== v14 ==
// top
module top (
    input clk,                   
    input mode,                  
    input song,                  
    input plus,                  
    input minus,                 
    input rst,                   
    input set,                   
    input refer,                 
    input player1,               
    input player2,               
    output reg [8:0] rope,       
    output reg [1:0] sel,        
    output reg [1:0] ledr,       
    output reg [1:0] ledg,       
    output reg [1:0] ledb,       
    output reg [3:0] ledop,      
    output reg [7:0] segdata1,   
    output reg [7:0] segdata0,   
    output reg [7:0] seg,        
    output reg [7:0] sel8,       
    output reg ledplayer1,       
    output reg ledplayer2,       
    output reg buzzer,           
    output reg round_indicator_1, 
    output reg round_indicator_2 
);
wire playsong;                   
wire song_pulse;                 
wire mode_pulse;                 
wire plus_pulse;                 
wire minus_pulse;                
wire set_pulse;                  
wire refer_pulse;                
wire player1_pulse;              
wire player2_pulse;              
wire [1:0] led_slowgreen;        
wire [3:0] led_midyellow;        
wire [1:0] led_fastred;          
  ...
For scale: ~47000 sq um of cells after synthesis.
make LEC_CHECK=0 CAP_MARGIN=20 CORE_MARGIN=2 CORE_UTILIZATION=40 PLACE_DENSITY=0.6 SETUP_SLACK_MARGIN=-0.66 SLEW_MARGIN=20 finish   # period 7.79 ns
run.sh (not shown) runs the stock make flow with config.mk's settings and CLKGATE_MAP_FILE=.
The inputs of v30 differ from those of v14 as listed below.
# v14
export LEC_CHECK = 0
export CAP_MARGIN = 20
export CORE_MARGIN = 2
export CORE_UTILIZATION = 40
export PLACE_DENSITY = 0.6
export SETUP_SLACK_MARGIN = -0.66
export SLEW_MARGIN = 20
create_clock -name core_clock -period 7.79 [get_ports {clk}]
# v30
export LEC_CHECK = 0
export CAP_MARGIN = 20
export CORE_MARGIN = 2
export CORE_UTILIZATION = 70
export CTS_CLUSTER_SIZE = 35
export SLEW_MARGIN = 20
create_clock -name core_clock -period 6.49 [get_ports {clk}]
Findings:
- Peak supply drop (higher): v30
- Fmax ends up lower on v14.
- As far as storage element area is concerned, v14 and v30 perform about the same.
- As far as antenna diode count goes, v14 and v30 are indistinguishable; the numbers are identical.
- The via count reported for v30 is higher than the one for v14.
- Compared with v14, v30 shows a lower worst setup slack.
- From v14 to v30 the numbers moved as follows: proportion of synthesized area in mux cells about even, multi-input gate share of total cell area rose by 1.0 points, final wirelength now sits higher, final cell count shrank by 9.8%.
Input-level comparison between v16 and v30:
# v30
export LEC_CHECK = 0
export CAP_MARGIN = 20
export CORE_MARGIN = 2
export CORE_UTILIZATION = 70
export CTS_CLUSTER_SIZE = 35
export SLEW_MARGIN = 20
create_clock -name core_clock -period 6.49 [get_ports {clk}]
# v16
export LEC_CHECK = 0
export CAP_MARGIN = 20
export CORE_MARGIN = 2
export CORE_UTILIZATION = 37
export PLACE_DENSITY = 0.6
export SLEW_MARGIN = 20
create_clock -name core_clock -period 11.3 [get_ports {clk}]
==> comparison <==
v16 completed every stage of the flow, and the final layout passed the timing, DRC and antenna checks. On count of input and output buffers, v30 tracks v16 almost exactly. Routed wire length went down slightly going from v30 to v16. [v16] core utilization at floorplan fell 33 points relative to v30. [compare] base=v30 new=v16: total power has decreased, final critical-path share of the clock period decreased by 27 points relative to the old numbers. Diff v16 and v30: area growth from synthesis to layout higher in v16. Looking at worst-case headroom to the max-slew limit across both flows, v16 is the weaker of the two, with v30 ahead. Summary of v16 over v30: proportion of final cell area spent on non-clock buffers went down, routability congestion estimate from global placement went down.
Setup changes, v16 to v58
# v16
export LEC_CHECK = 0
export CAP_MARGIN = 20
export CORE_MARGIN = 2
export CORE_UTILIZATION = 37
export PLACE_DENSITY = 0.6
export SLEW_MARGIN = 20
create_clock -name core_clock -period 11.3 [get_ports {clk}]
# v58
export LEC_CHECK = 0
export CAP_MARGIN = 20
export CORE_MARGIN = 2
export CORE_UTILIZATION = 72
export CTS_CLUSTER_DIAMETER = 357
export CTS_CLUSTER_SIZE = 29
export PLACE_DENSITY = 0.6
export SLEW_MARGIN = 20
create_clock -name core_clock -period 4.38 [get_ports {clk}]
What the final checks of v58 revealed, after a flow that finished every stage, was a layout that fails on negative setup slack.
Compared v58 vs v16, and routed length on met2 is up in v58.
The inserted tap cell count in v16 is 1.9 times that in v58.
Between v16 and v58, the core occupancy in the finished layout is higher for v58.
Looking at total iterations of the first detailed-routing run across v16 and v58, the one that comes out higher is v58.
Final cell area: v58 below v16
Across both runs, placeable core region was lower for v58 than for v16.
Fraction of the mapped netlist area in simple logic gates delta (v16 -> v58): insignificant
Summary of v58 over v16: number of buffers outside the clock class in the layout saw an increase, clock power saw an increase.
Part of the cycle the worst path needs ends up lower on v16.
Power figures rest on the tool's default switching activity, not on a simulated workload.
